## v6
==> flow/design.v <==
`timescale 1ns / 1ps
module mat_mul #
	(
        parameter integer DIM_LOG = 2,     
        parameter integer DIM = 2**DIM_LOG,
        parameter integer SIZE = DIM*DIM,
        parameter integer SIZE_LOG = 2*DIM_LOG,
        parameter integer DATA_WIDTH = 32
    )
    (
		input wire  s00_axi_aclk,
		input wire  s00_axi_aresetn,
		output wire  s00_axis_tready,
		input wire [DATA_WIDTH-1 : 0] s00_axis_tdata,
		input wire  s00_axis_tlast,
        input wire  s00_axis_tvalid,
		output wire  m00_axis_tvalid,
        output wire [DATA_WIDTH-1 : 0] m00_axis_tdata,
        output wire [(DATA_WIDTH/8)-1 : 0] m00_axis_tstrb,
        output wire  m00_axis_tlast,
        input wire  m00_axis_tready,
        input wire sel,
        input wire start
    );
	reg busy;               
	reg item_done;          
	reg matrix_done;        
	reg start_transfer;     
	reg transfer;           
	reg last_transfer;      
	reg mac_enable;         
    reg [DATA_WIDTH-1 : 0] mem_A [0 : SIZE-1];  
    reg [DATA_WIDTH-1 : 0] mem_B [0 : SIZE-1];  
    reg [DATA_WIDTH-1 : 0] mem_R [0 : SIZE-1];  
    reg [DATA_WIDTH-1 : 0] mat_A;    
    reg [DATA_WIDTH-1 : 0] mat_B;    
    reg [DATA_WIDTH-1 : 0] mat_R;    
    reg [SIZE_LOG-1 : 0] addr_stream_in;     
    reg [SIZE_LOG-1 : 0] addr_stream_out;    
    wire [SIZE_LOG-1 : 0] addr_A;    
    wire [SIZE_LOG-1 : 0] addr_B;    
    reg [SIZE_LOG-1 : 0] addr_R;     
    reg [DIM_LOG-1 : 0] row_cnt;     
    reg [DIM_LOG-1 : 0] col_cnt;     
    reg [DIM_LOG-1 : 0] tmp_cnt;     
    wire [DATA_WIDTH-1 : 0] mad;     
    reg [DATA_WIDTH-1 : 0] mac;      
    assign s00_axis_tready = !busy && !transfer && !start_transfer;  
    always @ (posedge s00_axi_aclk) begin
        if (!s00_axi_aresetn || s00_axis_tlast)
            addr_stream_in <= 0;
        else if (s00_axis_tready && s00_axis_tvalid)  
            addr_stream_in <= addr_stream_in + 1 ;  
    end
    always @ (posedge s00_axi_aclk) begin 
        if (!busy && !transfer && !start_transfer && s00_axis_tready && s00_axis_tvalid && !sel)  
            mem_A [addr_stream_in] <= s00_axis_tdata;
        if (busy)  
            mat_A <= mem_A [addr_A];
    end
    always @ (posedge s00_axi_aclk) begin
        if (!busy && !transfer && !start_transfer && s00_axis_tready && s00_axis_tvalid && sel)  
            mem_B [addr_stream_in] <= s00_axis_tdata;
        if (busy)  
            mat_B <= mem_B [addr_B];
    end
    assign m00_axis_tstrb = 4'hf;    
    assign m00_axis_tdata = mat_R;        
    assign m00_axis_tlast = last_transfer;        
    assign m00_axis_tvalid = transfer;       
    wire load_R = start_transfer || (transfer && m00_axis_tready && !last_transfer);
    always @ (posedge s00_axi_aclk) begin
        if (!s00_axi_aresetn || busy )  
            addr_stream_out <= 0;
        else if (load_R)  
            addr_stream_out <= addr_stream_out + 1 ;  
    end
    always @ (posedge s00_axi_aclk) begin
        if (!s00_axi_aresetn)
            start_transfer <= 0;
        else
            start_transfer <= matrix_done ;  
    end
    always @ (posedge s00_axi_aclk) begin
        if (!s00_axi_aresetn || (last_transfer && m00_axis_tready) )  
            transfer <= 0;
        else if (start_transfer)  
            transfer <= 1;
    end
    always @ (posedge s00_axi_aclk) begin
        if (!s00_axi_aresetn)
            last_transfer <= 0;
        else if (load_R)
            last_transfer <= (addr_stream_out == SIZE - 1) ;
        else if (transfer && m00_axis_tready)
            last_transfer <= 0;  
    end
    always @ (posedge s00_axi_aclk) begin
        if (item_done)  
            mem_R [addr_R] <= mad;  
        if (load_R)  
            mat_R <= mem_R [addr_stream_out];
    end
    always @ (posedge s00_axi_aclk) begin
        if (!s00_axi_aresetn || matrix_done )  
            busy <= 0;
        else if (start)  
            busy <= 1'b1;
    end
    always @ (posedge s00_axi_aclk) begin
        if (!s00_axi_aresetn)
            item_done <= 0;
        else
            item_done <= (tmp_cnt == DIM - 1) ;  
    end
    always @ (posedge s00_axi_aclk) begin
        if (!s00_axi_aresetn)
            matrix_done <= 0;
        else
            matrix_done <= (col_cnt == DIM-1) && (row_cnt == DIM-1) && (tmp_cnt == DIM-1) ;  
    end
    always @ (posedge s00_axi_aclk) begin
        if (!s00_axi_aresetn || (tmp_cnt == DIM ) || start )  
            tmp_cnt <= 0;
        else if (busy)  
            tmp_cnt <= tmp_cnt + 1;
    end
    always @ (posedge s00_axi_aclk) begin
        if (!s00_axi_aresetn || col_cnt==DIM && tmp_cnt==DIM || start )  
            col_cnt <= 0;
        else if (tmp_cnt==DIM -1 && col_cnt<DIM)  
            col_cnt <= col_cnt + 1;
    end
    always @ (posedge s00_axi_aclk) begin
        if (!s00_axi_aresetn || row_cnt==DIM && col_cnt==DIM && tmp_cnt==DIM || start )  
            row_cnt <= 0;
        else if (tmp_cnt==DIM -1 && col_cnt==DIM-1 && row_cnt<DIM)  
            row_cnt <= row_cnt + 1;
    end
    assign addr_A = row_cnt * DIM + tmp_cnt ;  
    assign addr_B = tmp_cnt * DIM + col_cnt ;  
    always @ (posedge s00_axi_aclk) begin
        if (!s00_axi_aresetn || start)
            addr_R <= 0;
        else if (item_done)  
            addr_R <= addr_R + 1;  
    end
    assign mad = mat_A * mat_B + mac;
    always @ (posedge s00_axi_aclk) begin
       if (!s00_axi_aresetn || item_done || start )  
           mac <= 0;
       else if (mac_enable)
           mac <= mad ;  
    end
    always @ (posedge s00_axi_aclk) begin
       if (!s00_axi_aresetn)
           mac_enable <= 0;
       else
           mac_enable <= busy ;  
    end
endmodule
export LEC_CHECK = 0
export ABC_AREA = 1
export CAP_MARGIN = 20
export CORE_ASPECT_RATIO = 1.35
export CORE_MARGIN = 2
export CORE_UTILIZATION = 72
export CTS_CLUSTER_DIAMETER = 66
export PLACE_DENSITY = 0.6
export SLEW_MARGIN = 0
create_clock -name core_clock -period 4.8 [get_ports {s00_axi_aclk}]
run.sh (not shown) runs the stock make flow with config.mk's settings and CLKGATE_MAP_FILE=.
Layout checks on v6: not met. Flow itself completed; violations: negative setup slack.
Edits applied to the flow inputs when going from v6 to v7:
Settings: CTS_CLUSTER_DIAMETER: 66 -> unset; PLACE_DENSITY_LB_ADDON: unset -> 0.03; CORE_ASPECT_RATIO: 1.35 -> unset; GPL_ROUTABILITY_DRIVEN: unset -> 1; HOLD_SLACK_MARGIN: unset -> 0.29; CTS_CLUSTER_SIZE: unset -> 53; TNS_END_PERCENT: unset -> 5; SLEW_MARGIN: 0 -> 20; PLACE_DENSITY: 0.6 -> unset; SETUP_SLACK_MARGIN: unset -> 1.38.
Results
- Complete run, failing final checks: v7, reason negative setup slack.
- Changes observed in v7 relative to v6: post-route clock skew now larger; cell count after synthesis about even; final area flat.
- Number of violations of the max-capacitance limit essentially unchanged between v6 and v7.
- The layout filler cell count of v7 is lower than that of v6.
- Taking v6 as the reference, in v7 number of standard cells in the final layout excluding fillers lower; sequential share of layout area barely changed.

* * *

== exp/juniper ==
Starts from the design.v that is shown in full above.
Settings: LEC_CHECK=0, CAP_MARGIN=20, CORE_MARGIN=2, CORE_UTILIZATION=65, PLACE_DENSITY=0.6, SLEW_MARGIN=20; clock period 7.48 ns.
Edits applied to the flow inputs when going from exp/juniper to exp/delta:
- setting CTS_CLUSTER_DIAMETER to 66 for the first time
- changing CORE_UTILIZATION from 65 to 72
- setting ABC_AREA to 1 for the first time
- changing the clock period (ns, I/O delays scaled along) from 7.48 to 5.51
## What came out
The sole clean run among exp/delta and exp/juniper is exp/juniper. Compared with exp/juniper, exp/delta shows a number of gates resized after CTS that is 81 higher. The wire length of exp/delta exceeds that of exp/juniper by about 15%.
Input changes introduced in exp/maple (baseline for comparison: exp/delta):
- a change of CORE_UTILIZATION from 72 to 18
- a deleted ABC_AREA that had been 1
- a deleted CTS_CLUSTER_DIAMETER that had been 66
- a change of the clock period (ns, I/O delays scaled along) from 5.51 to 8.65
Notes after the runs:
The number of logic gates in exp/delta is 1.8 times that in exp/maple.
exp/maple vs exp/delta — die size climbed by more than 100%
Between exp/delta and exp/maple, the post-place instance area is lower for exp/maple.
Summary — final instance count without filler cells, exp/maple relative to exp/delta: higher, by about 20%.
Between exp/delta and exp/maple, post-synthesis chip area from yosys decreased.
exp/delta → exp/maple: worst hold slack moved down.
Looking at setup slack of the critical path after layout, exp/maple sits 2.08 ns above exp/delta.
Summary — setup-violating endpoint count in the final report, exp/maple relative to exp/delta: lower, by 391.
exp/maple finished every stage and its layout cleared the timing, design-rule and antenna checks.
The inputs of exp/ember differ from those of exp/maple as listed below.
- swapping 18 for 70 in CORE_UTILIZATION
- clearing PLACE_DENSITY, which used to be 0.6
- putting ABC_AREA at 1 where nothing was set
- putting CTS_CLUSTER_SIZE at 90 where nothing was set
- swapping 8.65 for 4.8 in the clock period (ns, I/O delays scaled along)
[summary]
- exp/ember against exp/maple: initial core utilization saw an increase, post-synthesis instance area up about 5%.
- The flow completed for exp/ember, but it is not clean: the layout still shows negative setup slack.
- The final critical delay including setup and external delays in exp/ember sits 1.06 ns below the value recorded for exp/maple.
- Taking exp/maple as the reference point, the worst-case headroom to the max-slew limit of exp/ember falls by 1.7 points.
- Die width: higher on exp/maple
- Compared to exp/maple, the routing of exp/ember uses more wire.
- Going from exp/maple to exp/ember, number of antenna violations at the first check in global routing moved down, critical path depth in cells picked up an extra about 20%.
--- input diff exp/ember..exp/sierra ---
- putting PLACE_DENSITY at 0.6 where nothing was set
- swapping 70 for 40 in CORE_UTILIZATION
- clearing ABC_AREA, which used to be 1
- clearing CTS_CLUSTER_SIZE, which used to be 90
- swapping 4.8 for 10.0 in the clock period (ns, I/O delays scaled along)
==> comparison <==
Summary of the comparison: register area share after synthesis is higher in exp/sierra, relative to exp/ember.
Of exp/ember and exp/sierra, just one finished clean: exp/sierra.
exp/ember -> stages 100% | layout checks FAIL | negative setup slack
Transition time of the tightest slew-check pin in exp/sierra is 0.053 ns lower than in exp/ember
Endpoint of the most critical setup path: mac[29]$_SDFFE_PP0P_ -> exp/ember, mem_R[1][30]$_DFFE_PP_ -> exp/sierra
Final RePlAce weighted congestion: exp/sierra lower than exp/ember
Summary of exp/sierra over exp/ember: final non-filler cell total went down 17%; die area up about 66%; detailed-route via count fell by 14,928.
